==> flow/design.v <==
module reuleaux(input logic clk, input logic rst_n, input logic [2:0] colour,
                input logic [7:0] centre_x, input logic [6:0] centre_y, input logic [7:0] diameter,
                input logic start, output logic done,
                output logic [7:0] vga_x, output logic [6:0] vga_y,
                output logic [2:0] vga_colour, output logic vga_plot);
     logic [7:0] offset_y;
     logic load_offset_y;
     logic reset_offset_y;
     logic [7:0] offset_x;
     logic load_offset_x;
     logic reset_offset_x;
     logic signed [9:0] crit;
     logic load_crit_a;
     logic load_crit_b;
     logic reset_crit;
     logic [7:0] c_x3;                                       
     assign c_x3 = centre_x;
     logic [6:0] c_y3;                                       
     logic [50:0] c_y3_temp;
     assign c_y3_temp = (centre_y - ((diameter * 30'b100010011010011010101001111101) / 30'b111011100110101100101000000000));
    logic [50:0] c_y3_temp_2;
    assign c_y3_temp_2 = c_y3_temp[50] ? -c_y3_temp : c_y3_temp;
     assign c_y3 = c_y3_temp_2[6:0];
     logic [7:0] c_x1;                                       
     assign c_x1 = (centre_x + diameter/8'b00000010);
     logic [6:0] c_y1;                                       
     logic [50:0] c_y1_temp; 
     assign c_y1_temp = (centre_y + ((diameter * 30'b010001001101001101010100111110) / 30'b111011100110101100101000000000));
     assign c_y1 = c_y1_temp[6:0];
     logic [7:0] c_x2;                                       
     logic [50:0] c_x2_temp;
     logic [50:0] c_x2_temp_2;
     assign c_x2_temp = (centre_x - diameter/8'b00000010);
     assign c_x2_temp_2 = c_x2_temp[50] ? -c_x2_temp : c_x2_temp;
     assign c_x2 = c_x2_temp_2[7:0];
     logic [6:0] c_y2;                                       
     logic [50:0] c_y2_temp;
     assign c_y2_temp = (centre_y + ((diameter * 30'b010001001101001101010100111110) / 30'b111011100110101100101000000000));
     assign c_y2 = c_y2_temp[6:0];
     register_r_offset_y rroy(clk, start, offset_y, load_offset_y, reset_offset_y);
     register_r_offset_x rrox(clk, start, offset_x, load_offset_x, diameter, reset_offset_x);
     register_r_crit rrc(clk, start, crit, load_crit_a, load_crit_b, offset_y, offset_x, diameter, reset_crit);
     logic [5:0] state;
     statemachine_mooremachine_r smr(clk, start, offset_y, offset_x, crit, state);
     statemachine_combinational_r scr(state, offset_y, offset_x, colour,
                                       load_offset_y, load_offset_x, 
                                       load_crit_a, load_crit_b,
                                        vga_x, vga_y, vga_colour, vga_plot, done,
                                        c_x1, c_y1,
                                        c_x2, c_y2,
                                        c_x3, c_y3,
                                        reset_crit,
                                        reset_offset_x,
                                        reset_offset_y, c_y3_temp, c_x2_temp);
endmodule
module register_r_offset_y(input logic clk, input logic start,              
            output logic [7:0] offset_y, input logic load_offset_y, input logic reset_offset_y);
            always_ff @(posedge clk) begin
            if (start == 1'b0 || reset_offset_y == 1'b1)
                offset_y <= 8'b00000000;
            else if (load_offset_y == 1'b1)
                offset_y <= offset_y + 8'b00000001;
            else
                offset_y <= offset_y;
        end
endmodule
module register_r_offset_x(input logic clk, input logic start,              
            output logic [7:0] offset_x, input logic load_offset_x, input logic [7:0] diameter,
            input logic reset_offset_x);
            always_ff @(posedge clk) begin
            if (start == 1'b0 || reset_offset_x == 1'b1)
                offset_x <= diameter;
            else if (load_offset_x == 1'b1)
                offset_x <= offset_x - 8'b00000001;
            else
                offset_x <= offset_x;
        end
endmodule
module register_r_crit(input logic clk, 
                                input logic start, 
                                output logic [9:0] crit, 
                                input logic load_crit_a, 
                                input logic load_crit_b, 
                                input logic [7:0] offset_y, 
                                input logic [7:0] offset_x,
                                input logic [7:0] diameter,
                                input logic reset_crit);
          always_ff @(posedge clk) begin
            if (start == 1'b0 || reset_crit == 1'b1)
                crit <= (8'b00000001 - diameter);
            else if (load_crit_a == 1'b1)
                crit <= (crit + 8'b00000010 * offset_y + 1);
            else if (load_crit_b == 1'b1)
                crit <= (crit + 8'b00000010 * (offset_y - offset_x) + 8'b00000001);
            else
                crit <= crit;
        end        
endmodule
module statemachine_mooremachine_r(input logic clk, input logic start, 
                                   input logic [7:0] offset_y, input logic [7:0] offset_x, 
                                   input logic [9:0] crit, 
                                   output logic [5:0] state);
    logic [5:0] present_state;
    always @(posedge clk) begin
        if (start == 1'b0) begin  
            present_state = 6'b000000;
        end else begin
            case(present_state)
             6'b000000: present_state = 6'b000001;
             6'b000001: if (offset_y <= offset_x)
                            present_state = 6'b000010;
                            else
                            present_state = 6'b101100;
             6'b000010: present_state = 6'b000011;
             6'b000011: present_state = 6'b000100;
             6'b000100: present_state = 6'b000101;
             6'b000101: present_state = 6'b000110;
             6'b000110: present_state = 6'b000111;
             6'b000111: present_state = 6'b001000;
             6'b001000: present_state = 6'b001001;
             6'b001001: present_state = 6'b001010;
             6'b001010: present_state = 6'b001011;
             6'b001011: if (crit[9] == 1'b1)
                            present_state = 6'b001100;
                            else
                            present_state = 6'b001101;
             6'b001100: present_state = 6'b000001;
             6'b001101: present_state = 6'b001110;
             6'b001110: present_state = 6'b000001;
             6'b101100: present_state = 6'b001111;
             6'b001111: if (offset_y <= offset_x)
                            present_state = 6'b010000;
                            else
                            present_state = 6'b101101;
             6'b010000: present_state = 6'b010001;
             6'b010001: present_state = 6'b010010;
             6'b010010: present_state = 6'b010011;
             6'b010011: present_state = 6'b010100;
             6'b010100: present_state = 6'b010101;
             6'b010101: present_state = 6'b010110;
             6'b010110: present_state = 6'b010111;
             6'b010111: present_state = 6'b011000;
             6'b011000: present_state = 6'b011001;
             6'b011001: if (crit[9] == 1'b1)
                            present_state = 6'b011010;
                            else
                            present_state = 6'b011011;
             6'b011010: present_state = 6'b001111;
             6'b011011: present_state = 6'b011100;
             6'b011100: present_state = 6'b001111;
             6'b101101: present_state = 6'b011101;
             6'b011101: if (offset_y <= offset_x)
                            present_state = 6'b011110;
                            else
                            present_state = 6'b101011;
             6'b011110: present_state = 6'b011111;
             6'b011111: present_state = 6'b100000;
             6'b100000: present_state = 6'b100001;
             6'b100001: present_state = 6'b100010;
             6'b100010: present_state = 6'b100011;
             6'b100011: present_state = 6'b100100;
             6'b100100: present_state = 6'b100101;
             6'b100101: present_state = 6'b100110;
             6'b100110: present_state = 6'b100111;
             6'b100111: if (crit[9] == 1'b1)
                            present_state = 6'b101000;
                            else
                            present_state = 6'b101001;
             6'b101000: present_state = 6'b011101;
             6'b101001: present_state = 6'b101010;
             6'b101010: present_state = 6'b011101;
             6'b101011: present_state = 6'b101011;
            default: present_state = 4'bxxxx;
            endcase
        end
        state = present_state;
    end
endmodule
module statemachine_combinational_r(input logic [5:0] state, 
                                    input logic [7:0] offset_y, 
                                    input logic [7:0] offset_x,
                                    input logic [2:0] colour,
                                    output logic load_offset_y, 
                                    output logic load_offset_x, 
                                    output logic load_crit_a,
                                    output logic load_crit_b,
                                    output logic [7:0] vga_x, 
                                    output logic [6:0] vga_y, 
                                    output logic [2:0] vga_colour, 
                                    output logic vga_plot, 
                                    output logic done,
                                    input logic [7:0] c_x1, input logic [6:0] c_y1,
                                    input logic [7:0] c_x2, input logic [6:0] c_y2,
                                    input logic [7:0] c_x3, input logic [6:0] c_y3,
                                    output logic reset_crit,
                                    output logic reset_offset_x,
                                    output logic reset_offset_y,
                                    input logic [50:0] c_y3_temp,
                                    input logic [50:0] c_x2_temp);
     always @(state or offset_y or offset_x or c_x1 or c_y1 or 
                                               c_x2 or c_y2 or 
                                               c_x3 or c_y3 or colour or c_y3_temp or c_x2_temp) begin
        case(state)
        6'b000000: begin
                load_offset_y <=    1'b0;
                load_offset_x <=    1'b0;
                load_crit_a <=      1'b0;
                load_crit_b <=      1'b0;
                vga_x <=            8'b00000000;
                vga_y <=            7'b0000000;
                vga_colour <=       3'b000;
                vga_plot <=         1'b0;
                reset_crit <=       1'b0;
                reset_offset_x <=   1'b0;
                reset_offset_y <=   1'b0;
                done <= 1'b0;
            end
            6'b000001: begin
                load_offset_y <=    1'b0;
                load_offset_x <=    1'b0;
                load_crit_a <=      1'b0;
                load_crit_b <=      1'b0;
                vga_x <=            8'b00000000;
                vga_y <=            7'b0000000;
                vga_colour <=       3'b000;
                vga_plot <=         1'b0; 
                reset_crit <=       1'b0;
                reset_offset_x <=   1'b0;
                reset_offset_y <=   1'b0;
                done <= 1'b0;
            end
            6'b000010: begin
                load_offset_y <=    1'b0;
                load_offset_x <=    1'b0;
                load_crit_a <=      1'b0;
                load_crit_b <=      1'b0;
                if (c_y3_temp[50] == 1'b1) begin
                    vga_x <=            c_x3 + offset_x;
                    vga_y <=            c_y3 + offset_y - (2 * c_y3);
                    if ((c_x3 + offset_x) > 159 || (c_y3 + offset_y - (2 * c_y3)) > 119) begin
                        vga_colour <=       colour;
                        vga_plot <=         1'b0; 
                    end else if ((c_y3 + offset_y - (2 * c_y3)) <= c_y1 ) begin
                        vga_colour <=       colour;
                        vga_plot <=         1'b0; 
                    end
                    else begin
                        vga_colour <=       colour;
                        vga_plot <=         1'b1; 
                    end
                end else begin
                    vga_x <=            c_x3 + offset_x;
                    vga_y <=            c_y3 + offset_y;
                    if ((c_x3 + offset_x) > 159 || (c_y3 + offset_y) > 119) begin
                        vga_colour <=       colour;
                        vga_plot <=         1'b0; 
                    end else if ((c_y3 + offset_y) <= c_y1) begin
                        vga_colour <=       colour;
                        vga_plot <=         1'b0; 
                    end
                    else begin
                        vga_colour <=       colour;
                        vga_plot <=         1'b1; 
                    end
                end
                reset_crit <=       1'b0;
                reset_offset_x <=   1'b0;
                reset_offset_y <=   1'b0;
                done <= 1'b0;
            end
            6'b000011: begin
                load_offset_y <=    1'b0;
                load_offset_x <=    1'b0;
                load_crit_a <=      1'b0;
                load_crit_b <=      1'b0;
                if (c_y3_temp[50] == 1'b1) begin
                    vga_x <=            c_x3 + offset_y;
                    vga_y <=            c_y3 + offset_x[6:0] - (2 * c_y3);
                    if ((c_x3 + offset_y) > 159 || (c_y3 + offset_x - (2 * c_y3)) > 119) begin
                        vga_colour <=       colour;
                        vga_plot <=         1'b0; 
                    end else if ((c_y3 + offset_x - (2 * c_y3)) <= c_y1) begin
                        vga_colour <=       colour;
                        vga_plot <=         1'b0; 
                    end
                    else begin
                        vga_colour <=       colour;
                        vga_plot <=         1'b1; 
                    end
                end else begin
                    vga_x <=            c_x3 + offset_y;
                    vga_y <=            c_y3 + offset_x[6:0];
                    if ((c_x3 + offset_y) > 159 || (c_y3 + offset_x) > 119) begin
                        vga_colour <=       colour;
                        vga_plot <=         1'b0; 
                    end else if ((c_y3 + offset_x) <= c_y1) begin
                        vga_colour <=       colour;
                        vga_plot <=         1'b0; 
                    end
                    else begin
                        vga_colour <=       colour;
                        vga_plot <=         1'b1; 
                    end
                end
                reset_crit <=       1'b0;
                reset_offset_x <=   1'b0;
                reset_offset_y <=   1'b0;
                done <= 1'b0;
            end
            6'b000100: begin
                load_offset_y <=    1'b0;
                load_offset_x <=    1'b0;
                load_crit_a <=      1'b0;
                load_crit_b <=      1'b0;
                if (c_y3_temp[50] == 1'b1) begin
                    vga_x <=            c_x3 - offset_x;
                    vga_y <=            c_y3 + offset_y - (2 * c_y3);
                    if ((c_x3 - offset_x) > 159 || (c_y3 + offset_y - (2 * c_y3)) > 119) begin
                        vga_colour <=       colour;
                        vga_plot <=         1'b0; 
                    end else if ((c_y3 + offset_y - (2 * c_y3)) <= c_y1) begin
                        vga_colour <=       colour;
                        vga_plot <=         1'b0; 
                    end
                    else begin
                        vga_colour <=       colour;
                        vga_plot <=         1'b1; 
                    end 
                    end else begin
                    vga_x <=            c_x3 - offset_x;
                    vga_y <=            c_y3 + offset_y;
                    if ((c_x3 - offset_x) > 159 || (c_y3 + offset_y) > 119) begin
                        vga_colour <=       colour;
                        vga_plot <=         1'b0; 
                    end else if ((c_y3 + offset_y) <= c_y1) begin
                        vga_colour <=       colour;
                        vga_plot <=         1'b0; 
                    end
                    else begin
                        vga_colour <=       colour;
                        vga_plot <=         1'b1; 
                    end 
                end
                reset_crit <=       1'b0;
                reset_offset_x <=   1'b0;
                reset_offset_y <=   1'b0;
                done <= 1'b0;
            end
            6'b000101: begin
                load_offset_y <=    1'b0;
                load_offset_x <=    1'b0;
                load_crit_a <=      1'b0;
                load_crit_b <=      1'b0;
                if (c_y3_temp[50] == 1'b1) begin
                    vga_x <=            c_x3 - offset_y;
                    vga_y <=            c_y3 + offset_x[6:0] - (2 * c_y3);
                    if ((c_x3 - offset_y) > 159 || (c_y3 + offset_x - (2 * c_y3)) > 119) begin
                        vga_colour <=       colour;
                        vga_plot <=         1'b0; 
                    end else if ((c_y3 + offset_x - (2 * c_y3)) <= c_y1) begin
                        vga_colour <=       colour;
                        vga_plot <=         1'b0; 
                    end
                    else begin
                        vga_colour <=       colour;
                        vga_plot <=         1'b1; 
                end 
                end else begin
                    vga_x <=            c_x3 - offset_y;
                    vga_y <=            c_y3 + offset_x[6:0];
                    if ((c_x3 - offset_y) > 159 || (c_y3 + offset_x) > 119) begin
                        vga_colour <=       colour;
                        vga_plot <=         1'b0; 
                    end else if ((c_y3 + offset_x) <= c_y1) begin
                        vga_colour <=       colour;
                        vga_plot <=         1'b0; 
                    end
                    else begin
                        vga_colour <=       colour;
                        vga_plot <=         1'b1; 
                end 
                end
                reset_crit <=       1'b0;
                reset_offset_x <=   1'b0;
                reset_offset_y <=   1'b0;
                done <= 1'b0;
            end
            6'b000110: begin
                load_offset_y <=    1'b0;
                load_offset_x <=    1'b0;
                load_crit_a <=      1'b0;
                load_crit_b <=      1'b0; 
                if (c_y3_temp[50] == 1'b1) begin
                    vga_x <=            c_x3 - offset_x;
                    vga_y <=            c_y3 - offset_y - (2 * c_y3);
                    if ((c_x3 - offset_x) > 159 || (c_y3 - offset_y - (2 * c_y3)) > 119) begin
                        vga_colour <=       colour;
                        vga_plot <=         1'b0; 
                    end else if ((c_y3 - offset_y - (2 * c_y3)) <= c_y1) begin
                        vga_colour <=       colour;
                        vga_plot <=         1'b0; 
                    end
                    else begin
                        vga_colour <=       colour;
                    vga_plot <=         1'b1; 
                end
                end else begin
                    vga_x <=            c_x3 - offset_x;
                    vga_y <=            c_y3 - offset_y;
                    if ((c_x3 - offset_x) > 159 || (c_y3 - offset_y) > 119) begin
                        vga_colour <=       colour;
                        vga_plot <=         1'b0; 
                    end else if ((c_y3 - offset_y) <= c_y1) begin
                        vga_colour <=       colour;
                        vga_plot <=         1'b0; 
                    end
                    else begin
                        vga_colour <=       colour;
                    vga_plot <=         1'b1; 
                end
                end
                reset_crit <=       1'b0;
                reset_offset_x <=   1'b0;
                reset_offset_y <=   1'b0;
                done <= 1'b0;
            end
            6'b000111: begin
                load_offset_y <=    1'b0;
                load_offset_x <=    1'b0;
                load_crit_a <=      1'b0;
                load_crit_b <=      1'b0;
                if (c_y3_temp[50] == 1'b1) begin
                    vga_x <=            c_x3 - offset_y;
                    vga_y <=            c_y3 - offset_x[6:0] - (2 * c_y3);
                    if ((c_x3 - offset_y) > 159 || (c_y3 - offset_x - (2 * c_y3)) > 119) begin
                        vga_colour <=       colour;
                        vga_plot <=         1'b0; 
                    end else if ((c_y3 - offset_x - (2 * c_y3)) <= c_y1) begin
                        vga_colour <=       colour;
                        vga_plot <=         1'b0; 
                    end
                    else begin
                        vga_colour <=       colour;
                        vga_plot <=         1'b1; 
                end
                end else begin
                    vga_x <=            c_x3 - offset_y;
                    vga_y <=            c_y3 - offset_x[6:0];
                    if ((c_x3 - offset_y) > 159 || (c_y3 - offset_x) > 119) begin
                        vga_colour <=       colour;
                        vga_plot <=         1'b0; 
                    end else if ((c_y3 - offset_x) <= c_y1) begin
                        vga_colour <=       colour;
                        vga_plot <=         1'b0; 
                    end
                    else begin
                        vga_colour <=       colour;
                        vga_plot <=         1'b1; 
                end
                end
                reset_crit <=       1'b0;
                reset_offset_x <=   1'b0;
                reset_offset_y <=   1'b0;
                done <= 1'b0;
            end
            6'b001000: begin
                load_offset_y <=    1'b0;
                load_offset_x <=    1'b0;
                load_crit_a <=      1'b0;
                load_crit_b <=      1'b0;
                if (c_y3_temp[50] == 1'b1) begin
                    vga_x <=            c_x3 + offset_x;
                    vga_y <=            c_y3 - offset_y - (2 * c_y3);
                    if ((c_x3 + offset_x) > 159 || (c_y3 - offset_y - (2 * c_y3)) > 119) begin
                        vga_colour <=       colour;
                        vga_plot <=         1'b0; 
                    end else if ((c_y3 - offset_y - (2 * c_y3)) <= c_y1) begin
                        vga_colour <=       colour;
                        vga_plot <=         1'b0; 
                    end
                    else begin
                        vga_colour <=       colour;
                        vga_plot <=         1'b1; 
                    end
                end else begin
                    vga_x <=            c_x3 + offset_x;
                    vga_y <=            c_y3 - offset_y;
                    if ((c_x3 + offset_x) > 159 || (c_y3 - offset_y) > 119) begin
                        vga_colour <=       colour;
                        vga_plot <=         1'b0; 
                    end else if ((c_y3 - offset_y) <= c_y1) begin
                        vga_colour <=       colour;
                        vga_plot <=         1'b0; 
                    end
                    else begin
                        vga_colour <=       colour;
                        vga_plot <=         1'b1; 
                    end
                end
                reset_crit <=       1'b0;
                reset_offset_x <=   1'b0;
                reset_offset_y <=   1'b0;
                done <= 1'b0;
            end
            6'b001001: begin
                load_offset_y <=    1'b0;
                load_offset_x <=    1'b0;
                load_crit_a <=      1'b0;
                load_crit_b <=      1'b0;
                if (c_y3_temp[50] == 1'b1) begin
                    vga_x <=            c_x3 + offset_y;
                    vga_y <=            c_y3 - offset_x[6:0] - (2 * c_y3);
                    if ((c_x3 + offset_y) > 159 || (c_y3 - offset_x - (2 * c_y3)) > 119) begin
                        vga_colour <=       colour;
                        vga_plot <=         1'b0; 
                    end else if ((c_y3 - offset_x - (2 * c_y3)) <= c_y1) begin
                        vga_colour <=       colour;
                        vga_plot <=         1'b0; 
                    end
                    else begin
                        vga_colour <=       colour;
                        vga_plot <=         1'b1; 
                    end  
                end else begin
                    vga_x <=            c_x3 + offset_y;
                    vga_y <=            c_y3 - offset_x[6:0];
                    if ((c_x3 + offset_y) > 159 || (c_y3 - offset_x) > 119) begin
                        vga_colour <=       colour;
                        vga_plot <=         1'b0; 
                    end else if ((c_y3 - offset_x) <= c_y1) begin
                        vga_colour <=       colour;
                        vga_plot <=         1'b0; 
                    end
                    else begin
                        vga_colour <=       colour;
                        vga_plot <=         1'b1; 
                    end 
                end
                reset_crit <=       1'b0;
                reset_offset_x <=   1'b0;
                reset_offset_y <=   1'b0;
                done <= 1'b0;
            end
            6'b001010: begin
                load_offset_y <=    1'b1;
                load_offset_x <=    1'b0;
                load_crit_a <=      1'b0;
                load_crit_b <=      1'b0;
                vga_x <=            8'b00000000;
                vga_y <=            7'b0000000;
                vga_colour <=       3'b000;
                vga_plot <=         1'b0; 
                reset_crit <=       1'b0;
                reset_offset_x <=   1'b0;
                reset_offset_y <=   1'b0;
                done <= 1'b0;
            end
            6'b001011: begin
                load_offset_y <=    1'b0;
                load_offset_x <=    1'b0;
                load_crit_a <=      1'b0;
                load_crit_b <=      1'b0;
                vga_x <=            8'b00000000;
                vga_y <=            7'b0000000;
                vga_colour <=       3'b000;
                vga_plot <=         1'b0; 
                reset_crit <=       1'b0;
                reset_offset_x <=   1'b0;
                reset_offset_y <=   1'b0;
                done <= 1'b0;
            end
            6'b001100: begin
                load_offset_y <=    1'b0;
                load_offset_x <=    1'b0;
                load_crit_a <=      1'b1;
                load_crit_b <=      1'b0;
                vga_x <=            8'b00000000;
                vga_y <=            7'b0000000;
                vga_colour <=       3'b000;
                vga_plot <=         1'b0; 
                reset_crit <=       1'b0;
                reset_offset_x <=   1'b0;
                reset_offset_y <=   1'b0;
                done <= 1'b0;
            end
            6'b001101: begin
                load_offset_y <=    1'b0;
                load_offset_x <=    1'b1;
                load_crit_a <=      1'b0;
                load_crit_b <=      1'b0;
                vga_x <=            8'b00000000;
                vga_y <=            7'b0000000;
                vga_colour <=       3'b000;
                vga_plot <=         1'b0; 
                reset_crit <=       1'b0;
                reset_offset_x <=   1'b0;
                reset_offset_y <=   1'b0;
                done <= 1'b0;
            end
            6'b001110: begin
                load_offset_y <=    1'b0;
                load_offset_x <=    1'b0;
                load_crit_a <=      1'b0;
                load_crit_b <=      1'b1;
                vga_x <=            8'b00000000;
                vga_y <=            7'b0000000;
                vga_colour <=       3'b000;
                vga_plot <=         1'b0; 
                reset_crit <=       1'b0;
                reset_offset_x <=   1'b0;
                reset_offset_y <=   1'b0;
                done <= 1'b0;
            end
            6'b101100: begin
                load_offset_y <=    1'b0;
                load_offset_x <=    1'b0;
                load_crit_a <=      1'b0;
                load_crit_b <=      1'b0;
                vga_x <=            8'b00000000;
                vga_y <=            7'b0000000;
                vga_colour <=       3'b000;
                vga_plot <=         1'b0; 
                reset_crit <=       1'b1;
                reset_offset_x <=   1'b1;
                reset_offset_y <=   1'b1;
                done <= 1'b0;
            end
            6'b001111: begin
                load_offset_y <=    1'b0;
                load_offset_x <=    1'b0;
                load_crit_a <=      1'b0;
                load_crit_b <=      1'b0;
                vga_x <=            8'b00000000;
                vga_y <=            7'b0000000;
                vga_colour <=       3'b000;
                vga_plot <=         1'b0; 
                reset_crit <=       1'b0;
                reset_offset_x <=   1'b0;
                reset_offset_y <=   1'b0;
                done <= 1'b0;
            end
            6'b010000: begin
                load_offset_y <=    1'b0;
                load_offset_x <=    1'b0;
                load_crit_a <=      1'b0;
                load_crit_b <=      1'b0;
                vga_x <=            c_x1 + offset_x;
                vga_y <=            c_y1 + offset_y;
                if ((c_x1 + offset_x) > 159 || (c_y1 + offset_y) > 119) begin
                    vga_colour <=       colour;
                    vga_plot <=         1'b0; 
                end else if ((c_x1 + offset_x) > c_x3) begin
                    vga_colour <=       colour;
                    vga_plot <=         1'b0; 
                end else if ((c_y1 + offset_y) > c_y1) begin
                    vga_colour <=       colour;
                    vga_plot <=         1'b0; 
                end
                else begin
                    vga_colour <=       colour;
                    vga_plot <=         1'b1; 
                end
                reset_crit <=       1'b0;
                reset_offset_x <=   1'b0;
                reset_offset_y <=   1'b0;
                done <= 1'b0;
            end
            6'b010001: begin
                load_offset_y <=    1'b0;
                load_offset_x <=    1'b0;
                load_crit_a <=      1'b0;
                load_crit_b <=      1'b0;
                vga_x <=            c_x1 + offset_y;
                vga_y <=            c_y1 + offset_x;
                if ((c_x1 + offset_y) > 159 || (c_y1 + offset_x) > 119) begin
                    vga_colour <=       colour;
                    vga_plot <=         1'b0; 
                end else if ((c_x1 + offset_y) > c_x3) begin
                    vga_colour <=       colour;
                    vga_plot <=         1'b0; 
                end else if ((c_y1 + offset_x) > c_y1) begin
                    vga_colour <=       colour;
                    vga_plot <=         1'b0; 
                end
                else begin
                    vga_colour <=       colour;
                    vga_plot <=         1'b1; 
                end
                reset_crit <=       1'b0;
                reset_offset_x <=   1'b0;
                reset_offset_y <=   1'b0;
                done <= 1'b0;
            end
            6'b010010: begin
                load_offset_y <=    1'b0;
                load_offset_x <=    1'b0;
                load_crit_a <=      1'b0;
                load_crit_b <=      1'b0;
                vga_x <=            c_x1 - offset_x;
                vga_y <=            c_y1 + offset_y;
                if ((c_x1 - offset_x) > 159 || (c_y1 + offset_y) > 119) begin
                    vga_colour <=       colour;
                    vga_plot <=         1'b0; 
                end else if ((c_x1 - offset_x) > c_x3) begin
                    vga_colour <=       colour;
                    vga_plot <=         1'b0; 
                end else if ((c_y1 + offset_y) > c_y1) begin
                    vga_colour <=       colour;
                    vga_plot <=         1'b0; 
                end
                else begin
                    vga_colour <=       colour;
                    vga_plot <=         1'b1; 
                end 
                reset_crit <=       1'b0;
                reset_offset_x <=   1'b0;
                reset_offset_y <=   1'b0;
                done <= 1'b0;
            end
            6'b010011: begin
                load_offset_y <=    1'b0;
                load_offset_x <=    1'b0;
                load_crit_a <=      1'b0;
                load_crit_b <=      1'b0;
                vga_x <=            c_x1 - offset_y;
                vga_y <=            c_y1 + offset_x;
                if ((c_x1 - offset_y) > 159 || (c_y1 + offset_x) > 119) begin
                    vga_colour <=       colour;
                    vga_plot <=         1'b0; 
                end else if ((c_x1 - offset_y) > c_x3) begin
                    vga_colour <=       colour;
                    vga_plot <=         1'b0; 
                end else if ((c_y1 + offset_x) > c_y1) begin
                    vga_colour <=       colour;
                    vga_plot <=         1'b0; 
                end
                else begin
                    vga_colour <=       colour;
                    vga_plot <=         1'b1; 
                end 
                reset_crit <=       1'b0;
                reset_offset_x <=   1'b0;
                reset_offset_y <=   1'b0;
                done <= 1'b0;
            end
            6'b010100: begin
                load_offset_y <=    1'b0;
                load_offset_x <=    1'b0;
                load_crit_a <=      1'b0;
                load_crit_b <=      1'b0;
                vga_x <=            c_x1 - offset_x;
                vga_y <=            c_y1 - offset_y;
                if ((c_x1 - offset_x) > 159 || (c_y1 - offset_y) > 119) begin
                    vga_colour <=       colour;
                    vga_plot <=         1'b0; 
                end else if ((c_x1 - offset_x) > c_x3) begin
                    vga_colour <=       colour;
                    vga_plot <=         1'b0; 
                end else if ((c_y1 - offset_y) > c_y1) begin
                    vga_colour <=       colour;
                    vga_plot <=         1'b0; 
                end
                else begin
                    vga_colour <=       colour;
                    vga_plot <=         1'b1; 
                end 
                reset_crit <=       1'b0;
                reset_offset_x <=   1'b0;
                reset_offset_y <=   1'b0;
                done <= 1'b0;
            end
            6'b010101: begin
                load_offset_y <=    1'b0;
                load_offset_x <=    1'b0;
                load_crit_a <=      1'b0;
                load_crit_b <=      1'b0;
                vga_x <=            c_x1 - offset_y;
                vga_y <=            c_y1 - offset_x;
                if ((c_x1 - offset_y) > 159 || (c_y1 - offset_x) > 119) begin
                    vga_colour <=       colour;
                    vga_plot <=         1'b0; 
                end else if ((c_x1 - offset_y) > c_x3) begin
                    vga_colour <=       colour;
                    vga_plot <=         1'b0; 
                end else if ((c_y1 - offset_x) > c_y1) begin
                    vga_colour <=       colour;
                    vga_plot <=         1'b0; 
                end
                else begin
                    vga_colour <=       colour;
                    vga_plot <=         1'b1; 
                end
                reset_crit <=       1'b0;
                reset_offset_x <=   1'b0;
                reset_offset_y <=   1'b0;
                done <= 1'b0;
            end
            6'b010110: begin
                load_offset_y <=    1'b0;
                load_offset_x <=    1'b0;
                load_crit_a <=      1'b0;
                load_crit_b <=      1'b0;
                vga_x <=            c_x1 + offset_x;
                vga_y <=            c_y1 - offset_y;
                if ((c_x1 + offset_x) > 159 || (c_y1 - offset_y) > 119) begin
                    vga_colour <=       colour;
                    vga_plot <=         1'b0; 
                end else if ((c_x1 + offset_x) > c_x3) begin
                    vga_colour <=       colour;
                    vga_plot <=         1'b0; 
                end else if ((c_y1 - offset_y) > c_y1) begin
                    vga_colour <=       colour;
                    vga_plot <=         1'b0; 
                end
                else begin
                    vga_colour <=       colour;
                    vga_plot <=         1'b1; 
                end
                reset_crit <=       1'b0;
                reset_offset_x <=   1'b0;
                reset_offset_y <=   1'b0;
                done <= 1'b0;
            end
            6'b010111: begin
                load_offset_y <=    1'b0;
                load_offset_x <=    1'b0;
                load_crit_a <=      1'b0;
                load_crit_b <=      1'b0;
                vga_x <=            c_x1 + offset_y;
                vga_y <=            c_y1 - offset_x;
                if ((c_x1 + offset_y) > 159 || (c_y1 - offset_x) > 119) begin
                    vga_colour <=       colour;
                    vga_plot <=         1'b0; 
                end else if ((c_x1 + offset_y) > c_x3) begin
                    vga_colour <=       colour;
                    vga_plot <=         1'b0; 
                end else if ((c_y1 - offset_x) > c_y1) begin
                    vga_colour <=       colour;
                    vga_plot <=         1'b0; 
                end
                else begin
                    vga_colour <=       colour;
                    vga_plot <=         1'b1; 
                end 
                reset_crit <=       1'b0;
                reset_offset_x <=   1'b0;
                reset_offset_y <=   1'b0;
                done <= 1'b0;
            end
            6'b011000: begin
                load_offset_y <=    1'b1;
                load_offset_x <=    1'b0;
                load_crit_a <=      1'b0;
                load_crit_b <=      1'b0;
                vga_x <=            8'b00000000;
                vga_y <=            7'b0000000;
                vga_colour <=       3'b000;
                vga_plot <=         1'b0; 
                reset_crit <=       1'b0;
                reset_offset_x <=   1'b0;
                reset_offset_y <=   1'b0;
                done <= 1'b0;
            end
            6'b011001: begin
                load_offset_y <=    1'b0;
                load_offset_x <=    1'b0;
                load_crit_a <=      1'b0;
                load_crit_b <=      1'b0;
                vga_x <=            8'b00000000;
                vga_y <=            7'b0000000;
                vga_colour <=       3'b000;
                vga_plot <=         1'b0; 
                reset_crit <=       1'b0;
                reset_offset_x <=   1'b0;
                reset_offset_y <=   1'b0;
                done <= 1'b0;
            end
            6'b011010: begin
                load_offset_y <=    1'b0;
                load_offset_x <=    1'b0;
                load_crit_a <=      1'b1;
                load_crit_b <=      1'b0;
                vga_x <=            8'b00000000;
                vga_y <=            7'b0000000;
                vga_colour <=       3'b000;
                vga_plot <=         1'b0; 
                reset_crit <=       1'b0;
                reset_offset_x <=   1'b0;
                reset_offset_y <=   1'b0;
                done <= 1'b0;
            end
            6'b011011: begin
                load_offset_y <=    1'b0;
                load_offset_x <=    1'b1;
                load_crit_a <=      1'b0;
                load_crit_b <=      1'b0;
                vga_x <=            8'b00000000;
                vga_y <=            7'b0000000;
                vga_colour <=       3'b000;
                vga_plot <=         1'b0; 
                reset_crit <=       1'b0;
                reset_offset_x <=   1'b0;
                reset_offset_y <=   1'b0;
                done <= 1'b0;
            end
            6'b011100: begin
                load_offset_y <=    1'b0;
                load_offset_x <=    1'b0;
                load_crit_a <=      1'b0;
                load_crit_b <=      1'b1;
                vga_x <=            8'b00000000;
                vga_y <=            7'b0000000;
                vga_colour <=       3'b000;
                vga_plot <=         1'b0; 
                reset_crit <=       1'b0;
                reset_offset_x <=   1'b0;
                reset_offset_y <=   1'b0;
                done <= 1'b0;
            end
            6'b101101: begin
                load_offset_y <=    1'b0;
                load_offset_x <=    1'b0;
                load_crit_a <=      1'b0;
                load_crit_b <=      1'b0;
                vga_x <=            8'b00000000;
                vga_y <=            7'b0000000;
                vga_colour <=       3'b000;
                vga_plot <=         1'b0; 
                reset_crit <=       1'b1;
                reset_offset_x <=   1'b1;
                reset_offset_y <=   1'b1;
                done <= 1'b0;
            end
            6'b011101: begin
                load_offset_y <=    1'b0;
                load_offset_x <=    1'b0;
                load_crit_a <=      1'b0;
                load_crit_b <=      1'b0;
                vga_x <=            8'b00000000;
                vga_y <=            7'b0000000;
                vga_colour <=       3'b000;
                vga_plot <=         1'b0; 
                reset_crit <=       1'b0;
                reset_offset_x <=   1'b0;
                reset_offset_y <=   1'b0;
                done <= 1'b0;
            end
            6'b011110: begin
                load_offset_y <=    1'b0;
                load_offset_x <=    1'b0;
                load_crit_a <=      1'b0;
                load_crit_b <=      1'b0;
                if (c_x2_temp[50] == 1'b1) begin
                    vga_x <=            c_x2 + offset_x - (2 * c_x2);
                    vga_y <=            c_y2 + offset_y;
                    if ((c_x2 + offset_x - (2 * c_x2)) > 159 || (c_y2 + offset_y) > 119) begin
                        vga_colour <=       colour;
                        vga_plot <=         1'b0; 
                    end else if ((c_x2 + offset_x - (2 * c_x2)) < c_x3) begin
                        vga_colour <=       colour;
                        vga_plot <=         1'b0; 
                    end else if ((c_y2 + offset_y) > c_y1) begin
                        vga_colour <=       colour;
                        vga_plot <=         1'b0; 
                    end
                    else begin
                        vga_colour <=       colour;
                        vga_plot <=         1'b1; 
                    end
                end else begin
                    vga_x <=            c_x2 + offset_x;
                    vga_y <=            c_y2 + offset_y;
                    if ((c_x2 + offset_x) > 159 || (c_y2 + offset_y) > 119) begin
                        vga_colour <=       colour;
                        vga_plot <=         1'b0; 
                    end else if ((c_x2 + offset_x) < c_x3) begin
                        vga_colour <=       colour;
                        vga_plot <=         1'b0; 
                    end else if ((c_y2 + offset_y) > c_y1) begin
                        vga_colour <=       colour;
                        vga_plot <=         1'b0; 
                    end
                    else begin
                        vga_colour <=       colour;
                        vga_plot <=         1'b1; 
                    end
                end
                reset_crit <=       1'b0;
                reset_offset_x <=   1'b0;
                reset_offset_y <=   1'b0;
                done <= 1'b0;
            end
            6'b011111: begin
                load_offset_y <=    1'b0;
                load_offset_x <=    1'b0;
                load_crit_a <=      1'b0;
                load_crit_b <=      1'b0;
                if (c_x2_temp[50] == 1'b1) begin
                    vga_x <=            c_x2 + offset_y - (2 * c_x2);
                    vga_y <=            c_y2 + offset_x;
                    if ((c_x2 + offset_y - (2 * c_x2)) > 159 || (c_y2 + offset_x) > 119) begin
                        vga_colour <=       colour;
                        vga_plot <=         1'b0; 
                    end else if ((c_x2 + offset_y - (2 * c_x2)) < c_x3) begin
                        vga_colour <=       colour;
                        vga_plot <=         1'b0; 
                    end else if ((c_y2 + offset_x) > c_y1) begin
                        vga_colour <=       colour;
                        vga_plot <=         1'b0; 
                    end
                    else begin
                        vga_colour <=       colour;
                        vga_plot <=         1'b1; 
                    end
                end else begin
                    vga_x <=            c_x2 + offset_y;
                    vga_y <=            c_y2 + offset_x;
                    if ((c_x2 + offset_y) > 159 || (c_y2 + offset_x) > 119) begin
                        vga_colour <=       colour;
                        vga_plot <=         1'b0; 
                    end else if ((c_x2 + offset_y) < c_x3) begin
                        vga_colour <=       colour;
                        vga_plot <=         1'b0; 
                    end else if ((c_y2 + offset_x) > c_y1) begin
                        vga_colour <=       colour;
                        vga_plot <=         1'b0; 
                    end
                    else begin
                        vga_colour <=       colour;
                        vga_plot <=         1'b1; 
                    end
                end
                reset_crit <=       1'b0;
                reset_offset_x <=   1'b0;
                reset_offset_y <=   1'b0;
                done <= 1'b0;
            end
            6'b100000: begin
                load_offset_y <=    1'b0;
                load_offset_x <=    1'b0;
                load_crit_a <=      1'b0;
                load_crit_b <=      1'b0;
                if (c_x2_temp[50] == 1'b1) begin
                    vga_x <=            c_x2 - offset_x - (2 * c_x2);
                    vga_y <=            c_y2 + offset_y;
                    if ((c_x2 - offset_x - (2 * c_x2)) > 159 || (c_y2 + offset_y) > 119) begin
                        vga_colour <=       colour;
                        vga_plot <=         1'b0; 
                    end else if ((c_x2 - offset_x - (2 * c_x2)) < c_x3) begin
                        vga_colour <=       colour;
                        vga_plot <=         1'b0; 
                    end else if ((c_y2 + offset_y) > c_y1) begin
                        vga_colour <=       colour;
                        vga_plot <=         1'b0; 
                    end
                    else begin
                        vga_colour <=       colour;
                        vga_plot <=         1'b1; 
                    end 
                end else begin
                    vga_x <=            c_x2 - offset_x;
                    vga_y <=            c_y2 + offset_y;
                    if ((c_x2 - offset_x) > 159 || (c_y2 + offset_y) > 119) begin
                        vga_colour <=       colour;
                        vga_plot <=         1'b0; 
                    end else if ((c_x2 - offset_x) < c_x3) begin
                        vga_colour <=       colour;
                        vga_plot <=         1'b0; 
                    end else if ((c_y2 + offset_y) > c_y1) begin
                        vga_colour <=       colour;
                        vga_plot <=         1'b0; 
                    end
                    else begin
                        vga_colour <=       colour;
                        vga_plot <=         1'b1; 
                    end 
                end
                reset_crit <=       1'b0;
                reset_offset_x <=   1'b0;
                reset_offset_y <=   1'b0;
                done <= 1'b0;
            end
            6'b100001: begin
                load_offset_y <=    1'b0;
                load_offset_x <=    1'b0;
                load_crit_a <=      1'b0;
                load_crit_b <=      1'b0;
                if (c_x2_temp[50] == 1'b1) begin
                    vga_x <=            c_x2 - offset_y - (2 * c_x2);
                    vga_y <=            c_y2 + offset_x;
                    if ((c_x2 - offset_y - (2 * c_x2)) > 159 || (c_y2 + offset_x) > 119) begin
                        vga_colour <=       colour;
                        vga_plot <=         1'b0; 
                    end else if ((c_x2 - offset_y - (2 * c_x2)) < c_x3) begin
                        vga_colour <=       colour;
                        vga_plot <=         1'b0; 
                    end else if ((c_y2 + offset_x) > c_y1) begin
                        vga_colour <=       colour;
                        vga_plot <=         1'b0; 
                    end
                    else begin
                        vga_colour <=       colour;
                        vga_plot <=         1'b1; 
                    end
                end else begin
                    vga_x <=            c_x2 - offset_y;
                    vga_y <=            c_y2 + offset_x;
                    if ((c_x2 - offset_y) > 159 || (c_y2 + offset_x) > 119) begin
                        vga_colour <=       colour;
                        vga_plot <=         1'b0; 
                    end else if ((c_x2 - offset_y) < c_x3) begin
                        vga_colour <=       colour;
                        vga_plot <=         1'b0; 
                    end else if ((c_y2 + offset_x) > c_y1) begin
                        vga_colour <=       colour;
                        vga_plot <=         1'b0; 
                    end
                    else begin
                        vga_colour <=       colour;
                        vga_plot <=         1'b1; 
                    end 
                end
                reset_crit <=       1'b0;
                reset_offset_x <=   1'b0;
                reset_offset_y <=   1'b0;
                done <= 1'b0;
            end
            6'b100010: begin
                load_offset_y <=    1'b0;
                load_offset_x <=    1'b0;
                load_crit_a <=      1'b0;
                load_crit_b <=      1'b0;
                if (c_x2_temp[50] == 1'b1) begin
                    vga_x <=            c_x2 - offset_x - (2 * c_x2);
                    vga_y <=            c_y2 - offset_y;
                    if ((c_x2 - offset_x - (2 * c_x2)) > 159 || (c_y2 - offset_y) > 119) begin
                        vga_colour <=       colour;
                        vga_plot <=         1'b0; 
                    end else if ((c_x2 - offset_x - (2 * c_x2)) < c_x3) begin
                        vga_colour <=       colour;
                        vga_plot <=         1'b0; 
                    end else if ((c_y2 - offset_y) > c_y1) begin
                        vga_colour <=       colour;
                        vga_plot <=         1'b0; 
                    end
                    else begin
                        vga_colour <=       colour;
                        vga_plot <=         1'b1; 
                    end 
                end else begin
                    vga_x <=            c_x2 - offset_x;
                    vga_y <=            c_y2 - offset_y;
                    if ((c_x2 - offset_x) > 159 || (c_y2 - offset_y) > 119) begin
                        vga_colour <=       colour;
                        vga_plot <=         1'b0; 
                    end else if ((c_x2 - offset_x) < c_x3) begin
                        vga_colour <=       colour;
                        vga_plot <=         1'b0; 
                    end else if ((c_y2 - offset_y) > c_y1) begin
                        vga_colour <=       colour;
                        vga_plot <=         1'b0; 
                    end
                    else begin
                        vga_colour <=       colour;
                        vga_plot <=         1'b1; 
                    end 
                end
                reset_crit <=       1'b0;
                reset_offset_x <=   1'b0;
                reset_offset_y <=   1'b0;
                done <= 1'b0;
            end
            6'b100011: begin
                load_offset_y <=    1'b0;
                load_offset_x <=    1'b0;
                load_crit_a <=      1'b0;
                load_crit_b <=      1'b0;
                if (c_x2_temp[50] == 1'b1) begin
                    vga_x <=            c_x2 - offset_y - (2 * c_x2);
                    vga_y <=            c_y2 - offset_x;
                    if ((c_x2 - offset_y - (2 * c_x2)) > 159 || (c_y2 - offset_x) > 119) begin
                        vga_colour <=       colour;
                        vga_plot <=         1'b0; 
                    end else if ((c_x2 - offset_y - (2 * c_x2)) < c_x3) begin
                        vga_colour <=       colour;
                        vga_plot <=         1'b0; 
                    end else if ((c_y2 - offset_x) > c_y1) begin
                        vga_colour <=       colour;
                        vga_plot <=         1'b0; 
                    end
                    else begin
                        vga_colour <=       colour;
                        vga_plot <=         1'b1; 
                    end
                end else begin
                    vga_x <=            c_x2 - offset_y;
                    vga_y <=            c_y2 - offset_x;
                    if ((c_x2 - offset_y) > 159 || (c_y2 - offset_x) > 119) begin
                        vga_colour <=       colour;
                        vga_plot <=         1'b0; 
                    end else if ((c_x2 - offset_y) < c_x3) begin
                        vga_colour <=       colour;
                        vga_plot <=         1'b0; 
                    end else if ((c_y2 - offset_x) > c_y1) begin
                        vga_colour <=       colour;
                        vga_plot <=         1'b0; 
                    end
                    else begin
                        vga_colour <=       colour;
                        vga_plot <=         1'b1; 
                    end
                end
                reset_crit <=       1'b0;
                reset_offset_x <=   1'b0;
                reset_offset_y <=   1'b0;
                done <= 1'b0;
            end
            6'b100100: begin
                load_offset_y <=    1'b0;
                load_offset_x <=    1'b0;
                load_crit_a <=      1'b0;
                load_crit_b <=      1'b0;
                if (c_x2_temp[50] == 1'b1) begin
                    vga_x <=            c_x2 + offset_x - (2 * c_x2);
                    vga_y <=            c_y2 - offset_y;
                    if ((c_x2 + offset_x - (2 * c_x2)) > 159 || (c_y2 - offset_y) > 119) begin
                        vga_colour <=       colour;
                        vga_plot <=         1'b0; 
                    end else if ((c_x2 + offset_x - (2 * c_x2)) < c_x3) begin
                        vga_colour <=       colour;
                        vga_plot <=         1'b0; 
                    end else if ((c_y2 - offset_y) > c_y1) begin
                        vga_colour <=       colour;
                        vga_plot <=         1'b0; 
                    end
                    else begin
                        vga_colour <=       colour;
                        vga_plot <=         1'b1; 
                    end
                end else begin
                    vga_x <=            c_x2 + offset_x;
                    vga_y <=            c_y2 - offset_y;
                    if ((c_x2 + offset_x) > 159 || (c_y2 - offset_y) > 119) begin
                        vga_colour <=       colour;
                        vga_plot <=         1'b0; 
                    end else if ((c_x2 + offset_x) < c_x3) begin
                        vga_colour <=       colour;
                        vga_plot <=         1'b0; 
                    end else if ((c_y2 - offset_y) > c_y1) begin
                        vga_colour <=       colour;
                        vga_plot <=         1'b0; 
                    end
                    else begin
                        vga_colour <=       colour;
                        vga_plot <=         1'b1; 
                    end
                end
                reset_crit <=       1'b0;
                reset_offset_x <=   1'b0;
                reset_offset_y <=   1'b0;
                done <= 1'b0;
            end
            6'b100101: begin
                load_offset_y <=    1'b0;
                load_offset_x <=    1'b0;
                load_crit_a <=      1'b0;
                load_crit_b <=      1'b0;
                if (c_x2_temp[50] == 1'b1) begin
                    vga_x <=            c_x2 + offset_y - (2 * c_x2);
                    vga_y <=            c_y2 - offset_x;
                    if ((c_x2 + offset_y - (2 * c_x2)) > 159 || (c_y2 - offset_x) > 119) begin
                        vga_colour <=       colour;
                        vga_plot <=         1'b0; 
                    end else if ((c_x2 + offset_y - (2 * c_x2)) < c_x3) begin
                        vga_colour <=       colour;
                        vga_plot <=         1'b0; 
                    end else if ((c_y2 - offset_x) > c_y1) begin
                        vga_colour <=       colour;
                        vga_plot <=         1'b0; 
                    end
                    else begin
                        vga_colour <=       colour;
                        vga_plot <=         1'b1; 
                    end 
                end else begin
                    vga_x <=            c_x2 + offset_y;
                    vga_y <=            c_y2 - offset_x;
                    if ((c_x2 + offset_y) > 159 || (c_y2 - offset_x) > 119) begin
                        vga_colour <=       colour;
                        vga_plot <=         1'b0; 
                    end else if ((c_x2 + offset_y) < c_x3) begin
                        vga_colour <=       colour;
                        vga_plot <=         1'b0; 
                    end else if ((c_y2 - offset_x) > c_y1) begin
                        vga_colour <=       colour;
                        vga_plot <=         1'b0; 
                    end
                    else begin
                        vga_colour <=       colour;
                        vga_plot <=         1'b1; 
                    end 
                end
                reset_crit <=       1'b0;
                reset_offset_x <=   1'b0;
                reset_offset_y <=   1'b0;
                done <= 1'b0;
            end
            6'b100110: begin
                load_offset_y <=    1'b1;
                load_offset_x <=    1'b0;
                load_crit_a <=      1'b0;
                load_crit_b <=      1'b0;
                vga_x <=            8'b00000000;
                vga_y <=            7'b0000000;
                vga_colour <=       3'b000;
                vga_plot <=         1'b0; 
                reset_crit <=       1'b0;
                reset_offset_x <=   1'b0;
                reset_offset_y <=   1'b0;
                done <= 1'b0;
            end
            6'b100111: begin
                load_offset_y <=    1'b0;
                load_offset_x <=    1'b0;
                load_crit_a <=      1'b0;
                load_crit_b <=      1'b0;
                vga_x <=            8'b00000000;
                vga_y <=            7'b0000000;
                vga_colour <=       3'b000;
                vga_plot <=         1'b0; 
                reset_crit <=       1'b0;
                reset_offset_x <=   1'b0;
                reset_offset_y <=   1'b0;
                done <= 1'b0;
            end
            6'b101000: begin
                load_offset_y <=    1'b0;
                load_offset_x <=    1'b0;
                load_crit_a <=      1'b1;
                load_crit_b <=      1'b0;
                vga_x <=            8'b00000000;
                vga_y <=            7'b0000000;
                vga_colour <=       3'b000;
                vga_plot <=         1'b0; 
                reset_crit <=       1'b0;
                reset_offset_x <=   1'b0;
                reset_offset_y <=   1'b0;
                done <= 1'b0;
            end
            6'b101001: begin
                load_offset_y <=    1'b0;
                load_offset_x <=    1'b1;
                load_crit_a <=      1'b0;
                load_crit_b <=      1'b0;
                vga_x <=            8'b00000000;
                vga_y <=            7'b0000000;
                vga_colour <=       3'b000;
                vga_plot <=         1'b0; 
                reset_crit <=       1'b0;
                reset_offset_x <=   1'b0;
                reset_offset_y <=   1'b0;
                done <= 1'b0;
            end
            6'b101010: begin
                load_offset_y <=    1'b0;
                load_offset_x <=    1'b0;
                load_crit_a <=      1'b0;
                load_crit_b <=      1'b1;
                vga_x <=            8'b00000000;
                vga_y <=            7'b0000000;
                vga_colour <=       3'b000;
                vga_plot <=         1'b0; 
                reset_crit <=       1'b0;
                reset_offset_x <=   1'b0;
                reset_offset_y <=   1'b0;
                done <= 1'b0;
            end
            6'b101011: begin
                load_offset_y <=    1'b0;
                load_offset_x <=    1'b0;
                load_crit_a <=      1'b0;
                load_crit_b <=      1'b0;
                vga_x <=            8'b00000000;
                vga_y <=            7'b0000000;
                vga_colour <=       3'b000;
                vga_plot <=         1'b0; 
                reset_crit <=       1'b0;
                reset_offset_x <=   1'b0;
                reset_offset_y <=   1'b0;
                done <= 1'b1;
            end
            default: begin
                load_offset_y <=    1'bx;
                load_offset_x <=    1'bx;
                load_crit_a <=      1'bx;
                load_crit_b <=      1'bx;
                vga_x <=            8'bxxxxxxxx;
                vga_y <=            7'bxxxxxxx;
                vga_colour <=       3'bxxx;
                vga_plot <=         1'bx; 
                reset_crit <=       1'bx;
                reset_offset_x <=   1'bx;
                reset_offset_y <=   1'bx;
                done <= 1'bx;
            end
        endcase
    end
endmodule
==> flow/run.sh <==
#!/bin/bash
# the make line also repeats each setting of config.mk as NAME=value (left out here)
make -C /OpenROAD-flow-scripts/flow DESIGN_CONFIG=/design/flow/config.mk WORK_HOME=/design/flow/orfs CLKGATE_MAP_FILE= finish
==> flow/config.mk <==
export PLATFORM = sky130hd
export DESIGN_NAME = reuleaux
export DESIGN_NICKNAME = reuleaux
export VERILOG_FILES = /design/flow/design.v
export SDC_FILE = /design/flow/constraint.sdc
export NUM_CORES = 4
export LEC_CHECK = 0
export CAP_MARGIN = 20
export CORE_ASPECT_RATIO = 0.84
export CORE_MARGIN = 2
export CORE_UTILIZATION = 35
export CTS_CLUSTER_DIAMETER = 400
export CTS_CLUSTER_SIZE = 98
export SETUP_SLACK_MARGIN = -2.0
export SLEW_MARGIN = 20
export TNS_END_PERCENT = 35
==> flow/constraint.sdc <==
create_clock -name core_clock -period 40.0 [get_ports {clk}]
set_input_delay 8.0000 -clock core_clock [delete_from_list [all_inputs] [get_ports {clk}]]
set_output_delay 8.0000 -clock core_clock [all_outputs]
set_load 0.01 [all_outputs]
==> flow_summary_export.csv, run 1 <==
group,metric,value,unit
placed_design,placed_cells,6337,
logic_synthesis,ys_cells,4946,
global_route,grt_overflow,0,
worst_setup_path,reg2reg_from,"rroy.offset_y[0]",
cts,root_buffer,"clkbuf_16",
floorplanning,coreArea,101000,um2
run,max_cap_viol_count,0,
outcome,status,"finished with violations",
logic_synthesis,most_common_cell,"ha_1",
routing,firstDrtPassIters,9,
logic_synthesis,synth-simple-area-share,0.222,
floorplanning,die_w,352,um
timing,fmax,0.0249,GHz
cts,cts_buffer_depth,2,
logic_synthesis,synthAoiAreaFrac,0.293,
logic_synthesis,fa_ha_area_frac,0.264,
worst_setup_path,arrival,32120,ps
logic_synthesis,synth_area,35600,um2
routing,drt-initial-drc-count,3455,
global_route,grtUsageTotal,0.235,
logic_synthesis,yosysWarnings,5,
cts,cts.repair.resized,0,
cts,postCtsHoldBufs,0,
worst_setup_path,path_delay_family,"AND-OR/OR-AND gates",
logic_synthesis,ys_sh_xor,0.122,
worst_setup_path,crit_path_frequent_cell,"a21o_1",
outcome,violations,"negative setup slack",
logic_synthesis,synth_cell_types,134,
cts,cts_max_level,2,
cts,worstSkewPairLatency,290,ps
floorplanning,fp_util,0.352,
cts,cts_buffers,5,
logic_synthesis,synth_top_area_share,0.207,
placed_design,gp_congestion,0.982,
worst_setup_path,critPathMaxStageDelay,810,ps
routing,wl_per_cell,20.2,um
logic_synthesis,synth_flop_count,32,
worst_setup_path,critPathLaunch,"diameter[6]",
timing,final-setup-viol-count,1,
routing,vias,37400,
finish,final_nets,5701,
worst_setup_path,required,32000,ps
global_route,grt_pass1_wl,199,mm
cts,post_cts_buffers,0,
logic_synthesis,async_reset_ff_frac,0,
cts,clk_pin_slew,60,ps
global_route,grt_pass1_vias,34700,
floorplanning,die_area,104000,um2
placed_design,dpl_cell_area,38100,um2
logic_synthesis,topCellsByArea,"ha_1, xnor2_1, a21oi_1",
hold_path,worstHoldEndpoint,"smr.present_state[4]",
timing,slew_headroom,0.192,
worst_setup_path,r2r_end,"rrc.crit[9]",
finish,instances_no_fill,6345,
worst_setup_path,cp-end-kind,"output port",
worst_setup_path,r2r_cells,18,
logic_synthesis,ys_top_logic_family,"AND-OR/OR-AND gates",
worst_setup_path,slowest_stage,"clkdlybuf4s50_1",
logic_synthesis,synth_cells,4946,
worst_setup_path,cp.buffers_inverters,13,
routing,drt_drc_violations_left,0,
finish,area_growth,7.44,%
timing,fin_skew,4.62,ps
timing,slew_viol_final,0,
timing,hold_viol_final,0,
run,warnings,135,
timing,finalCritPeriodShare,1.00,
placed_design,hpwlAfterDp,105,mm
routing,postRouteWirelength,128,mm
logic_synthesis,muxShareOfSynthArea,0.0183,
worst_setup_path,rrSetupSlack,35710,ps
worst_setup_path,critPathMaxFanout,36,
floorplanning,num_io_pins,49,
hold_path,min_from,"smr.present_state[4]",
cts,cts_tree,"built",
placed_design,dp_slack,-24.3,ps
logic_synthesis,synthFlopType,"edfxtp_1",
placed_design,port_buffers,47,
hold_path,hold_path_depth,3,
timing,fin_crit,40120,ps
routing,route.antenna.diode_count,0,
global_route,antenna_found_initial,0,
logic_synthesis,netlist_top_cells_count,"ha_1, nor2_1, a21oi_1",
routing,postRouteAntennaNets,0,
logic_synthesis,edf_count,18,
timing,fin_hold_ws,767,ps
worst_setup_path,cp-start-kind,"input pin",
logic_synthesis,synth_chip_area,35600,um2
worst_setup_path,cp_num_cells,91,
worst_setup_path,crit_path_end,"vga_plot",
worst_setup_path,path_class,"in2out",
hold_path,min_path_type,"reg2reg",
logic_synthesis,syn_avg_cell_area,7.20,um2
timing,timing.final.ws_setup,-121,ps
logic_synthesis,largest_area_cell,"ha_1",
timing,worstMarginPinSlew,1200,ps
floorplanning,die_h,296,um
floorplanning,row_count,107,
global_route,grt_start_max_net_pins,44,
finish,final_area,38300,um2
routing,viasPerCell,5.90,
logic_synthesis,syn-num-nets,5665,
logic_synthesis,synth_seq_share,0.0230,
cts,cts_num_sinks,32,
-- routing by layer --
metal | part of all wire | up-vias | global-route usage
met3 | 0.066 | 169 | 0.0225
met4 | 0.025 | 0 | 0.0521
met2 | 0.43 | 1306 | 0.373
li1 | - | 18100 | -
met1 | 0.48 | 17800 | 0.343
met5 | 0 | - | 0
-- layout make-up --
type,instances,area [um2]
Multi-Input combinational cell,4412,32800
Clock inverter,3,37.5
Fill cell,10900,62900
Timing Repair Buffer,183,1500
Sequential cell,32,821
Tap cell,1362,1700
Inverter,348,1310
Clock buffer,5,125
-- through the flow --
step | setup TNS [ps] | util
finish | -121 | 0.378
global route | -2230 | 0.378
CTS | -92.2 | 0.378
floorplan | 0 | -
detailed placement | -24.3 | 0.377
global placement | 0 | 0.377
==> run 2, diff against run 1 <==
Settings changed: CAP_MARGIN 20 to 10, CORE_ASPECT_RATIO 0.84 to unset, CORE_UTILIZATION 35 to 71, CTS_CLUSTER_DIAMETER 400 to 29, CTS_CLUSTER_SIZE 98 to 37, HOLD_SLACK_MARGIN set to -0.09, MAX_ROUTING_LAYER set to met4, SETUP_SLACK_MARGIN -2.0 to 3.78.
Clock period 40.0 ns to 34.7 ns, I/O delays scaled along.
==> run 2 against run 1 <==
The run now finishes clean; non-clock buffer count increased by 292; design area increased by 8.3%; sequential share of layout area decreased by 0.16 points; routed wire length increased by 4.4%; flip-flop count unchanged; global-route usage increased by 26 points; cell count decreased by 6.3%; register-to-register slack got worse by 5500 ps; core utilization increased by 45 points; via count increased by 11%.
==> flow_summary_export.csv, run 2 <==
group,metric,value,unit
logic_synthesis,ys_sh_xor,0.122,
cts,cts_max_level,2,
global_route,grt_pass1_wl,205,mm
finish,area_growth,16.3,%
finish,fill_cells,3309,
logic_synthesis,synthAoiAreaFrac,0.293,
worst_setup_path,cp.buffers_inverters,19,
run,warnings,141,
timing,fin_crit,34330,ps
cts,cts_tree,"built",
logic_synthesis,ys_top_logic_family,"AND-OR/OR-AND gates",
routing,drt_drc_violations_left,0,
timing,finalCritPeriodShare,0.989,
worst_setup_path,critPathLaunch,"diameter[6]",
floorplanning,die_area,52000,um2
routing,postRouteWirelength,134,mm
global_route,grt_overflow,0,
hold_path,hold_path_depth,3,
logic_synthesis,largest_area_cell,"ha_1",
timing,final-setup-viol-count,0,
placed_design,dpl_cell_area,38800,um2
worst_setup_path,r2r_end,"smr.present_state[2]",
logic_synthesis,synth-simple-area-share,0.222,
worst_setup_path,reg2reg_from,"rrox.offset_x[2]",
routing,drt-initial-drc-count,5138,
routing,viasPerCell,6.99,
routing,firstDrtPassIters,9,
logic_synthesis,fa_ha_area_frac,0.264,
logic_synthesis,synthFlopType,"edfxtp_1",
floorplanning,row_count,82,
floorplanning,num_io_pins,49,
placed_design,port_buffers,47,
worst_setup_path,arrival,27390,ps
cts,clk_pin_slew,60,ps
logic_synthesis,synth_seq_share,0.0230,
cts,postCtsHoldBufs,0,
routing,vias,41600,
timing,worstMarginPinSlew,1260,ps
floorplanning,die_w,228,um
timing,fin_skew,10.3,ps
outcome,status,"finished clean",
worst_setup_path,required,27760,ps
worst_setup_path,critPathMaxStageDelay,850,ps
logic_synthesis,syn_avg_cell_area,7.20,um2
timing,slew_headroom,0.154,
cts,root_buffer,"clkbuf_16",
worst_setup_path,r2r_cells,15,
cts,cts_buffer_depth,2,
worst_setup_path,path_delay_family,"AND-OR/OR-AND gates",
logic_synthesis,synth_chip_area,35600,um2
floorplanning,fp_util,0.715,
global_route,grtUsageTotal,0.491,
floorplanning,coreArea,49900,um2
worst_setup_path,cp-end-kind,"output port",
cts,worstSkewPairLatency,300,ps
timing,hold_viol_final,0,
worst_setup_path,path_class,"in2out",
timing,rsz0062_at_grt,"yes",
logic_synthesis,synth_top_area_share,0.207,
logic_synthesis,synth_cells,4946,
finish,final_nets,5994,
logic_synthesis,synth_area,35600,um2
logic_synthesis,topCellsByArea,"ha_1, xnor2_1, a21oi_1",
finish,final_area,41500,um2
cts,cts_num_sinks,32,
logic_synthesis,synth_flop_count,32,
global_route,antenna_found_initial,0,
logic_synthesis,most_common_cell,"ha_1",
worst_setup_path,cp-start-kind,"input pin",
placed_design,hpwlAfterDp,99.0,mm
timing,fmax,0.0291,GHz
logic_synthesis,edf_count,18,
hold_path,worstHoldEndpoint,"rroy.offset_y[3]",
logic_synthesis,netlist_top_cells_count,"ha_1, nor2_1, a21oi_1",
worst_setup_path,rrSetupSlack,30210,ps
run,max_cap_viol_count,0,
global_route,grt_start_max_net_pins,44,
logic_synthesis,synth_cell_types,134,
routing,wl_per_cell,22.5,um
routing,postRouteAntennaNets,0,
hold_path,min_path_type,"reg2reg",
timing,slew_viol_final,0,
floorplanning,die_h,228,um
logic_synthesis,syn-num-nets,5665,
worst_setup_path,crit_path_frequent_cell,"buf_4",
routing,route.antenna.diode_count,0,
hold_path,min_from,"rroy.offset_y[3]",
cts,cts_buffers,5,
logic_synthesis,ys_cells,4946,
logic_synthesis,yosysWarnings,5,
worst_setup_path,crit_path_end,"vga_plot",
worst_setup_path,critPathMaxFanout,9,
placed_design,gp_congestion,1.14,
logic_synthesis,muxShareOfSynthArea,0.0183,
worst_setup_path,cp_num_cells,97,
logic_synthesis,async_reset_ff_frac,0,
worst_setup_path,slowest_stage,"o21ai_1",
global_route,grt_pass1_vias,39200,
## run 2: layout make-up
type / count / area (um2) / share of cell area
flip-flops and latches: 32 / 821 / 0.0198
clock buffers: 8 / 156 / 0.00377
inverters: 348 / 1340 / 0.0323
well taps: 672 / 841 / 0.0203
multi-input cells: 4412 / 34500 / 0.832
repair buffers: 475 / 3780 / 0.0912
repair inverters: 1 / 8.76 / 0.000211
## run 2: through the flow
stage                     hold WS, ps  cells  setup TNS [ps]  utilization  worst slack, ps
after floorplan                   649   4946               0            -             1670
after global placement            750   5826            -111        0.779             -111
after detailed placement          755   5826            -585        0.779             -585
after CTS                         763   5926               0        0.816             1550
after global routing              836   5948            -167        0.831             -167
final                             781   5948               0        0.831              373
## run 2: timing repair
action,in CTS,in global routing
cloned,2,0
endpoints found under the hold margin,0,0
setup endpoints to repair,7,8
gates resized,245,130
pin swaps,128,65
buffers inserted,90,22
## run 2: layer usage
layer	GRT usage	wire (um)
met5	-	0
met4	0.309	11600
met3	0.0904	14800
met2	0.789	58600
met1	0.567	48600
==> run 3, diff against run 2 <==
Settings changed: ABC_AREA set to 1, CAP_MARGIN 10 to 20, CORE_UTILIZATION 71 to 72, CTS_CLUSTER_DIAMETER 29 to 206, CTS_CLUSTER_SIZE 37 to 98, HOLD_SLACK_MARGIN -0.09 to -0.05, MAX_ROUTING_LAYER met4 to unset, PLACE_DENSITY set to 0.37, SETUP_SLACK_MARGIN 3.78 to unset, TNS_END_PERCENT 35 to unset.
Clock period 34.7 ns to 33.9 ns, I/O delays scaled along.
==> run 3 against run 2 <==
Still clean; synthesized cell count grew 35%; sequential share of layout area barely moved; routed wire length increased by 1.4%; core utilization decreased by 6.4 points; synthesized area is 9.0% higher; critical path type unchanged.
==> flow_summary_export.csv, run 3 <==
group,metric,value,unit
timing,hold_viol_final,0,
global_route,grt_start_max_net_pins,43,
floorplanning,fp_util,0.725,
cts,cts_max_level,2,
logic_synthesis,syn-num-nets,7384,
logic_synthesis,ys_sh_xor,0.0753,
worst_setup_path,crit_path_frequent_cell,"nand2_1",
routing,wl_per_cell,18.2,um
logic_synthesis,ys_top_logic_family,"simple AND/OR/NAND/NOR gates",
worst_setup_path,slowest_stage,"fa_1",
logic_synthesis,synthAoiAreaFrac,0.147,
worst_setup_path,reg2reg_from,"smr.present_state[4]",
worst_setup_path,critPathMaxFanout,42,
routing,vias,45900,
cts,postCtsHoldBufs,0,
logic_synthesis,async_reset_ff_frac,0,
logic_synthesis,synth_top_area_share,0.190,
routing,drt-initial-drc-count,5162,
hold_path,hold_path_depth,1,
worst_setup_path,cp-start-kind,"input pin",
cts,clk_pin_slew,60,ps
worst_setup_path,critPathLaunch,"diameter[7]",
logic_synthesis,yosysWarnings,5,
floorplanning,die_area,55800,um2
routing,firstDrtPassIters,12,
outcome,status,"finished clean",
worst_setup_path,r2r_end,"rrc.crit[8]",
worst_setup_path,crit_path_end,"vga_plot",
timing,final-setup-viol-count,0,
worst_setup_path,cp.buffers_inverters,15,
cts,cts_buffer_depth,2,
hold_path,worstHoldEndpoint,"rrc.crit[0]",
floorplanning,die_w,236,um
global_route,grt_pass1_vias,42900,
finish,final_nets,7475,
placed_design,gp_congestion,1.08,
logic_synthesis,synth_cells,6665,
logic_synthesis,fa_ha_area_frac,0.242,
routing,viasPerCell,6.15,
logic_synthesis,syn_avg_cell_area,5.83,um2
placed_design,port_buffers,47,
logic_synthesis,synth_area,38800,um2
global_route,grtUsageTotal,0.458,
logic_synthesis,synth_flop_count,32,
logic_synthesis,largest_area_cell,"ha_1",
worst_setup_path,required,27120,ps
logic_synthesis,synth_seq_share,0.0211,
global_route,grt_pass1_wl,212,mm
worst_setup_path,path_class,"in2out",
worst_setup_path,cp_num_cells,110,
hold_path,min_path_type,"reg2reg",
run,max_cap_viol_count,0,
cts,worstSkewPairLatency,300,ps
logic_synthesis,synth-simple-area-share,0.388,
timing,slew_headroom,0.286,
worst_setup_path,critPathMaxStageDelay,590,ps
hold_path,min_from,"rrc.crit[0]",
logic_synthesis,synth_cell_types,77,
placed_design,hpwlAfterDp,108,mm
worst_setup_path,r2r_cells,14,
logic_synthesis,most_common_cell,"nand2_1",
timing,fin_crit,32970,ps
==> run 3: area by class of cell <==
| type | instances | area [um2] |
|---|---|---|
| fill | 4407 | 12500 |
| tap | 696 | 871 |
| multi-input combinational | 5422 | 33700 |
| timing repair buffer | 156 | 1330 |
| inverter | 1139 | 4280 |
| clock buffer | 5 | 125 |
| sequential | 32 | 821 |
| clock inverter | 3 | 42.5 |
| antenna | 1 | 2.50 |
==> run 3: per-stage QoR <==
stage	instances	worst slack, ps	TNS (ps)	util	hold WS (ps)
2_1_floorplan	6665	3620	0	-	578
3_3_place_gp	7402	-45.6	-45.6	0.748	634
3_5_place_dp	7402	-556	-556	0.748	635
4_1_cts	7412	40.8	0	0.752	643
5_1_grt	7453	-387	-387	0.767	694
6_report	7454	932	0	0.767	647
==> run 3: timing repair <==
item,CTS,global route
setup endpoints to repair,1,5
cloned,1,8
resized,7,114
hold endpoints to repair,0,0
pin swaps,2,27
buffers inserted,1,33
==> run 3: routing by layer <==
layer | global-route usage | wire, um
met1 | 0.531 | 49500
met2 | 0.753 | 59300
met3 | 0.0984 | 15100
met4 | 0.319 | 11600
met5 | 0.00519 | 41
